// ARM
module ARM(
    input CLK,
    input RESET,
    input [31:0] InstrF,
    input [31:0] ReadData,
    output reg MemWriteM,
    output [31:0] PCF,
    output reg [31:0] ALUResultM,
    output [31:0] WriteData
    );
Size in the first run: ~5700 cells after synthesis, ~46000 um^2 of cells after synthesis.
export LEC_CHECK = 0
export ABC_AREA = 1
export CAP_MARGIN = 20
export CELL_PAD_IN_SITES_DETAIL_PLACEMENT = 2
export CORE_MARGIN = 7
export CORE_UTILIZATION = 40
export CTS_CLUSTER_DIAMETER = 344
export CTS_CLUSTER_SIZE = 38
export GPL_ROUTABILITY_DRIVEN = 0
export GPL_TIMING_DRIVEN = 0
export MAX_ROUTING_LAYER = met4
export MIN_ROUTING_LAYER = met2
export SLEW_MARGIN = 20
create_clock -name core_clock -period 9.19 [get_ports {CLK}]
run.sh (not shown) runs the stock make flow with config.mk's settings and CLKGATE_MAP_FILE=.
The first run aborted during global routing.
==> next run, changes <==
CELL_PAD_IN_SITES_DETAIL_PLACEMENT = not set   (was 2)
CORE_MARGIN = 2   (was 7)
CORE_UTILIZATION = 72   (was 40)
CTS_CLUSTER_DIAMETER = 398   (was 344)
CTS_CLUSTER_SIZE = not set   (was 38)
GPL_ROUTABILITY_DRIVEN = not set   (was 0)
GPL_TIMING_DRIVEN = not set   (was 0)
MAX_ROUTING_LAYER = not set   (was met4)
MIN_ROUTING_LAYER = not set   (was met2)
SETUP_SLACK_MARGIN = 0.38   (was not set)
clock period = 5.5 ns   (was 9.19 ns; I/O delays follow)
The changed run stopped in global routing on GRT-0116.
Die size shrinks by 47%.
Synthesized area is unchanged.
Synthesized cell count is unchanged.
==> next run, changes <==
ABC_AREA = not set   (was 1)
CORE_UTILIZATION = 40   (was 72)
CTS_CLUSTER_DIAMETER = not set   (was 398)
SETUP_SLACK_MARGIN = not set   (was 0.38)
clock period = 9.0 ns   (was 5.5 ns; I/O delays follow)
Now the flow finished with timing, DRC and antenna clean.
Die area came out higher by about 80%.
Synthesized area came out higher by 1.5%.
Synthesized cell count came out lower by 11%.
==> next run, changes <==
CORE_UTILIZATION = 66   (was 40)
CTS_CLUSTER_SIZE = 60   (was not set)
MAX_ROUTING_LAYER = met4   (was not set)
TNS_END_PERCENT = 5   (was not set)
clock period = 6.24 ns   (was 9.0 ns; I/O delays follow)
Result: The changed run stopped in global routing with ODB-0269; die size goes down by well over a third; synthesized cell count does not change; area after synthesis does not change.
==> next run, changes <==
CORE_UTILIZATION = 40   (was 66)
CTS_CLUSTER_DIAMETER = 189   (was not set)
CTS_CLUSTER_SIZE = not set   (was 60)
MAX_ROUTING_LAYER = not set   (was met4)
PLACE_DENSITY_LB_ADDON = 0.08   (was not set)
SETUP_SLACK_MARGIN = 1.82   (was not set)
TNS_END_PERCENT = 30   (was 5)
clock period = 9.0 ns   (was 6.24 ns; I/O delays follow)
=> This time the run completed with no timing, DRC or antenna violations; area after synthesis does not change; synthesized cell count does not change; die area climbs by 64%.

---

## build 49
Starting RTL as in the previous note.
==> flow/config.mk <==
export PLATFORM = sky130hd
export DESIGN_NAME = ARM
export DESIGN_NICKNAME = ARM
export VERILOG_FILES = /design/flow/design.v
export SDC_FILE = /design/flow/constraint.sdc
export NUM_CORES = 4
export LEC_CHECK = 0
export ABC_AREA = 0
export CAP_MARGIN = 20
export CELL_PAD_IN_SITES_GLOBAL_PLACEMENT = 0
export CORE_MARGIN = 2
export CORE_UTILIZATION = 70
export CTS_CLUSTER_DIAMETER = 367
export CTS_CLUSTER_SIZE = 49
export GPL_TIMING_DRIVEN = 1
export HOLD_SLACK_MARGIN = 0.06
export PLACE_DENSITY = 0.65
export SETUP_SLACK_MARGIN = -0.09
export SLEW_MARGIN = 20
==> flow/constraint.sdc <==
create_clock -name core_clock -period 6.4 [get_ports {CLK}]
set_input_delay 1.2800 -clock core_clock [delete_from_list [all_inputs] [get_ports {CLK}]]
set_output_delay 1.2800 -clock core_clock [all_outputs]
set_load 0.01 [all_outputs]
No final results exist for build 49, since it was stopped by error ODB-0269 during global routing (5_1_grt).
The inputs of build 58 differ from those of build 49 as listed below.
# build 49
export LEC_CHECK = 0
export ABC_AREA = 0
export CAP_MARGIN = 20
export CELL_PAD_IN_SITES_GLOBAL_PLACEMENT = 0
export CORE_MARGIN = 2
export CORE_UTILIZATION = 70
export CTS_CLUSTER_DIAMETER = 367
export CTS_CLUSTER_SIZE = 49
export GPL_TIMING_DRIVEN = 1
export HOLD_SLACK_MARGIN = 0.06
export PLACE_DENSITY = 0.65
export SETUP_SLACK_MARGIN = -0.09
export SLEW_MARGIN = 20
create_clock -name core_clock -period 6.4 [get_ports {CLK}]
# build 58
export LEC_CHECK = 0
export ABC_AREA = 1
export CAP_MARGIN = 35
export CELL_PAD_IN_SITES_DETAIL_PLACEMENT = 0
export CELL_PAD_IN_SITES_GLOBAL_PLACEMENT = 1
export CORE_ASPECT_RATIO = 1.46
export CORE_MARGIN = 2
export CORE_UTILIZATION = 72
export CTS_CLUSTER_DIAMETER = 367
export CTS_CLUSTER_SIZE = 26
export GPL_ROUTABILITY_DRIVEN = 0
export GPL_TIMING_DRIVEN = 1
export HOLD_SLACK_MARGIN = 0.06
export MIN_ROUTING_LAYER = met1
export PLACE_DENSITY_LB_ADDON = 0.22
export SETUP_SLACK_MARGIN = -1.18
export SLEW_MARGIN = 30
export TNS_END_PERCENT = 50
create_clock -name core_clock -period 14.9 [get_ports {CLK}]
--- outcome ---
- Seen in the log of build 58: FLW-0024 during global placement without I/O (3_1_place_gp_skip_io), after which the run never completed.
- Going from build 49 to build 58, mux share of post-synthesis cell area now smaller, cell count after synthesis went up, post-synthesis chip area from yosys now smaller.
Input changes introduced in build 90 (baseline for comparison: build 58):
# build 58
export LEC_CHECK = 0
export ABC_AREA = 1
export CAP_MARGIN = 35
export CELL_PAD_IN_SITES_DETAIL_PLACEMENT = 0
export CELL_PAD_IN_SITES_GLOBAL_PLACEMENT = 1
export CORE_ASPECT_RATIO = 1.46
export CORE_MARGIN = 2
export CORE_UTILIZATION = 72
export CTS_CLUSTER_DIAMETER = 367
export CTS_CLUSTER_SIZE = 26
export GPL_ROUTABILITY_DRIVEN = 0
export GPL_TIMING_DRIVEN = 1
export HOLD_SLACK_MARGIN = 0.06
export MIN_ROUTING_LAYER = met1
export PLACE_DENSITY_LB_ADDON = 0.22
export SETUP_SLACK_MARGIN = -1.18
export SLEW_MARGIN = 30
export TNS_END_PERCENT = 50
create_clock -name core_clock -period 14.9 [get_ports {CLK}]
# build 90
export LEC_CHECK = 0
export CAP_MARGIN = 20
export CELL_PAD_IN_SITES_DETAIL_PLACEMENT = 0
export CELL_PAD_IN_SITES_GLOBAL_PLACEMENT = 0
export CORE_MARGIN = 2
export CORE_UTILIZATION = 18
export CTS_CLUSTER_SIZE = 77
export SETUP_SLACK_MARGIN = -0.75
export SLEW_MARGIN = 20
create_clock -name core_clock -period 11.3 [get_ports {CLK}]
### Flow results
Build 90 ran to completion and came out clean on the timing, DRC and antenna checks. Build 90 vs build 58 — cell total in the yosys stat output dropped by more than 10%. Comparing build 58 and build 90, simple-gate share of the synthesized area is higher on build 58. Going from build 58 to build 90, post-synthesis instance area went up 1.5%; number of distinct library cells after synthesis increased 44. Synthesized instance count for build 90: 644 down relative to build 58. The final reports for build 90 and build 58 show sequential fraction of the synthesis area lower in the former. Looking at yosys synthesis chip area, build 90 sits above build 58. Floorplan die area delta (build 90 − build 58): unfavourable.
[inputs] build 78 vs build 90
# build 90
export LEC_CHECK = 0
export CAP_MARGIN = 20
export CELL_PAD_IN_SITES_DETAIL_PLACEMENT = 0
export CELL_PAD_IN_SITES_GLOBAL_PLACEMENT = 0
export CORE_MARGIN = 2
export CORE_UTILIZATION = 18
export CTS_CLUSTER_SIZE = 77
export SETUP_SLACK_MARGIN = -0.75
export SLEW_MARGIN = 20
create_clock -name core_clock -period 11.3 [get_ports {CLK}]
# build 78
export LEC_CHECK = 0
export CAP_MARGIN = 20
export CORE_MARGIN = 2
export CORE_UTILIZATION = 45
export SLEW_MARGIN = 20
create_clock -name core_clock -period 4.95 [get_ports {CLK}]
[summary]
What the final checks of build 78 revealed, after a flow that finished every stage, was a layout that fails on negative setup slack. Build 78: non-clock buffer count higher than build 90. Diff build 90..build 78 | hold violation total from the final report | negligible. Cmp build 90 and build 78 / initial antenna violation count / lower: build 78. Build 78 vs build 90 on sequential group share of total power: build 78 is the lower one.
Input changes introduced in build 6 (baseline for comparison: build 78):
# build 78
export LEC_CHECK = 0
export CAP_MARGIN = 20
export CORE_MARGIN = 2
export CORE_UTILIZATION = 45
export SLEW_MARGIN = 20
create_clock -name core_clock -period 4.95 [get_ports {CLK}]
# build 6
export LEC_CHECK = 0
export CAP_MARGIN = 20
export CORE_MARGIN = 2
export CORE_UTILIZATION = 68
export PLACE_DENSITY_LB_ADDON = 0.07
export SETUP_SLACK_MARGIN = 1.63
export SLEW_MARGIN = 20
export TNS_END_PERCENT = 5
create_clock -name core_clock -period 5.54 [get_ports {CLK}]
--- outcome ---
Build 6 terminated abnormally: global routing (5_1_grt) reported GRT-0116. Build 6 against build 78: cell resize tally after clock tree synthesis shows an increase of 187, worst setup timing slack at the placement stage grew by 0.99 ns. As far as yosys stat chip area goes, build 6 and build 78 are indistinguishable; the numbers are identical. NOTE: total cell area at the placement stage in build 6 falls short of that of build 78. Compared with build 78, build 6 shows floorplan row count that has gone down by more than 10%. Diff build 78 -> build 6: adder-cell share of the synthesized area essentially unchanged; die area decreased about 33%.
Power figures rest on the tool's default switching activity, not on a simulated workload.
